// fmad_fp32
module fmad_fp32
  (
   input         clk,
   input         reset,
   input         req,
   input [31:0]  x,
   input [31:0]  y,
   input [31:0]  z,
   output [31:0] rslt,
   output [4:0]  flag
   );
Settings: LEC_CHECK=0, ABC_AREA=1, CAP_MARGIN=15, CORE_MARGIN=2, CORE_UTILIZATION=72, CTS_CLUSTER_DIAMETER=319, CTS_CLUSTER_SIZE=98, HOLD_SLACK_MARGIN=0.29, PLACE_DENSITY=0.39, SETUP_SLACK_MARGIN=2.77, SLEW_MARGIN=20, TNS_END_PERCENT=10; clock period 9.35 ns.
run.sh (not shown) runs the stock make flow with config.mk's settings and CLKGATE_MAP_FILE=.
The baseline ended with an error in 5_1_grt.
==> next run, changes <==
Settings changed: ABC_AREA 1 to default, CAP_MARGIN 15 to 20, CORE_UTILIZATION 72 to 51, CTS_CLUSTER_DIAMETER 319 to default, CTS_CLUSTER_SIZE 98 to default, HOLD_SLACK_MARGIN 0.29 to default, PLACE_DENSITY 0.39 to default, SETUP_SLACK_MARGIN 2.77 to default, TNS_END_PERCENT 10 to default.
Clock period 9.35 ns to 16.8 ns, I/O delays scaled along.
After rerunning:
- This time the run finished clean
- die size rose by about 40%
- area after synthesis went up by about 0.9%
- synthesized cell count came out lower by about 15%
==> next run, changes <==
Settings changed: CORE_UTILIZATION 51 to 65.
Clock period 16.8 ns to 13.6 ns, I/O delays scaled along.
Outcome:
- This time the run finished but failed the layout checks on negative setup slack
- setup slack got worse by 2.8 ns
- hold slack gets better by 0.0081 ns
- synthesized area stays the same
- critical path depth came out lower by 2
- clock skew grows by 0.015 ns
- global-route usage went up by 8.3 points
==> next run, changes <==
Settings changed: CAP_MARGIN 20 to 0, CORE_UTILIZATION 65 to 72, CTS_CLUSTER_DIAMETER from default to 301, CTS_CLUSTER_SIZE from default to 100, PLACE_DENSITY from default to 0.36, TNS_END_PERCENT from default to 40.
Clock period 13.6 ns to 9.7 ns, I/O delays scaled along.
Outcome:
- The new run ended with an error in 5_1_grt on GRT-0116
- synthesized area does not change
- die area goes down by 9.6%
- synthesized cell count stays the same
==> next run, changes <==
Settings changed: ABC_AREA from default to 1, CAP_MARGIN 0 to 15, CTS_CLUSTER_DIAMETER 301 to 209, CTS_CLUSTER_SIZE 100 to 17, PLACE_DENSITY 0.36 to default, TNS_END_PERCENT 40 to default.
Clock period 9.7 ns to 13.6 ns, I/O delays scaled along.
- With this change the flow finished clean
- synthesized cell count went up by 18%
- die size is lower by about 0.9%
- area after synthesis fell by 0.87%

========
P:
Starting RTL as in the previous note.
export LEC_CHECK = 0
export ABC_AREA = 1
export CAP_MARGIN = 0
export CORE_ASPECT_RATIO = 0.63
export CORE_MARGIN = 2
export CORE_UTILIZATION = 70
export CTS_CLUSTER_DIAMETER = 261
export CTS_CLUSTER_SIZE = 32
export MAX_ROUTING_LAYER = met4
export PLACE_DENSITY_LB_ADDON = 0.19
export SLEW_MARGIN = 30
create_clock -name core_clock -period 12.0 [get_ports {clk}]
The flow ended early for P: it failed with a tool error in global routing (5_1_grt).
The inputs of Q differ from those of P as listed below.
- a deleted MAX_ROUTING_LAYER that had been met4
- a change of CORE_UTILIZATION from 70 to 72
- a change of CAP_MARGIN from 0 to 15
- a deleted PLACE_DENSITY_LB_ADDON that had been 0.19
- a change of CTS_CLUSTER_SIZE from 32 to 40
- a deleted ABC_AREA that had been 1
- a deleted CTS_CLUSTER_DIAMETER that had been 261
- a deleted CORE_ASPECT_RATIO that had been 0.63
- a change of SLEW_MARGIN from 30 to 20
- a change of the clock period (ns, I/O delays scaled along) from 12.0 to 13.6
--- outcome ---
Q completed end to end; final checks failed (negative setup slack). Compared with P, chip height in Q increased by more than 10%. From P to Q the numbers moved as follows: count of instantiated cells in the yosys netlist down 1174; number of rows in the core area up 19; cell resize tally after clock tree synthesis down 85%. Synthesized area per cell is higher on Q. Changes observed in Q relative to P: synthesized netlist cell count -1174, horizontal die dimension -21%, total die size -2.0%, total placed instance area -3.7%. Chip area in the Yosys report grows slightly when moving from P to Q. Half-perimeter wire length of the detailed placement result ended up 21 mm lower on Q than on P.

========
Starting RTL as in the previous note.
==> flow/config.mk <==
export PLATFORM = sky130hd
export DESIGN_NAME = fmad_fp32
export DESIGN_NICKNAME = fmad_fp32
export VERILOG_FILES = /design/flow/design.v
export SDC_FILE = /design/flow/constraint.sdc
export NUM_CORES = 4
export LEC_CHECK = 0
export ABC_AREA = 1
export CAP_MARGIN = 15
export CORE_MARGIN = 2
export CORE_UTILIZATION = 67
export CTS_CLUSTER_DIAMETER = 307
export CTS_CLUSTER_SIZE = 100
export PLACE_DENSITY = 0.35
export SETUP_SLACK_MARGIN = 2.4
export SLEW_MARGIN = 20
export TNS_END_PERCENT = 10
==> flow/constraint.sdc <==
create_clock -name core_clock -period 10.3 [get_ports {clk}]
set_input_delay 2.0600 -clock core_clock [delete_from_list [all_inputs] [get_ports {clk}]]
set_output_delay 2.0600 -clock core_clock [all_outputs]
set_load 0.01 [all_outputs]
The baseline aborted during 5_1_grt (GRT-0116).
Change:
Settings changed: ABC_AREA 1 to default, CAP_MARGIN 15 to 20, CORE_UTILIZATION 67 to 58, CTS_CLUSTER_DIAMETER 307 to default, CTS_CLUSTER_SIZE 100 to default, PLACE_DENSITY 0.35 to default, SETUP_SLACK_MARGIN 2.4 to default, TNS_END_PERCENT 10 to default.
Clock period 10.3 ns to 9.35 ns, I/O delays scaled along.
The changed run finished with setup timing left.
Synthesized area rose by 0.88%.
Synthesized cell count fell by 15%.
Die area rose by 16%.
Change:
Settings changed: CORE_UTILIZATION 58 to 40.
Clock period 9.35 ns to 16.8 ns, I/O delays scaled along.
=>
- Now the flow finished with timing, DRC and antenna clean
- first-iteration DRC count is lower by about 40%
- critical path depth fell by 44
- final area came out lower by about 21%
- final cell count came out lower by 12%
- synthesized cell count does not change
- routed wire length decreases by 17%
- die area rose by 44%
- sequential share of layout area climbs by 3.5 points
- clock skew shrinks by 0.0064 ns
Change:
Settings changed: ABC_AREA from default to 1, CAP_MARGIN 20 to 15, CORE_UTILIZATION 40 to 72, CTS_CLUSTER_DIAMETER from default to 201, CTS_CLUSTER_SIZE from default to 72, SETUP_SLACK_MARGIN from default to -1.03.
Clock period 16.8 ns to 10.7 ns, I/O delays scaled along.
Now the flow failed in 5_1_grt, error GRT-0116.
Die area went down by well over a third.
Synthesized cell count climbs by about a fifth.
Area after synthesis came out lower slightly.
Change:
Settings changed: ABC_AREA 1 to default, CAP_MARGIN 15 to 10, CELL_PAD_IN_SITES_DETAIL_PLACEMENT from default to 2, CORE_ASPECT_RATIO from default to 0.75, CORE_MARGIN 2 to 10, CTS_CLUSTER_DIAMETER 201 to default, CTS_CLUSTER_SIZE 72 to 22, GPL_ROUTABILITY_DRIVEN from default to 1, GPL_TIMING_DRIVEN from default to 1, PLACE_DENSITY_LB_ADDON from default to 0.1, SETUP_SLACK_MARGIN -1.03 to 1.69, TNS_END_PERCENT from default to 70.
=>
- With this change the flow never finished: it broke off in 3_5_place_dp
- synthesized area rises by 0.88%
- die size is higher by 13%
- synthesized cell count fell by 15%
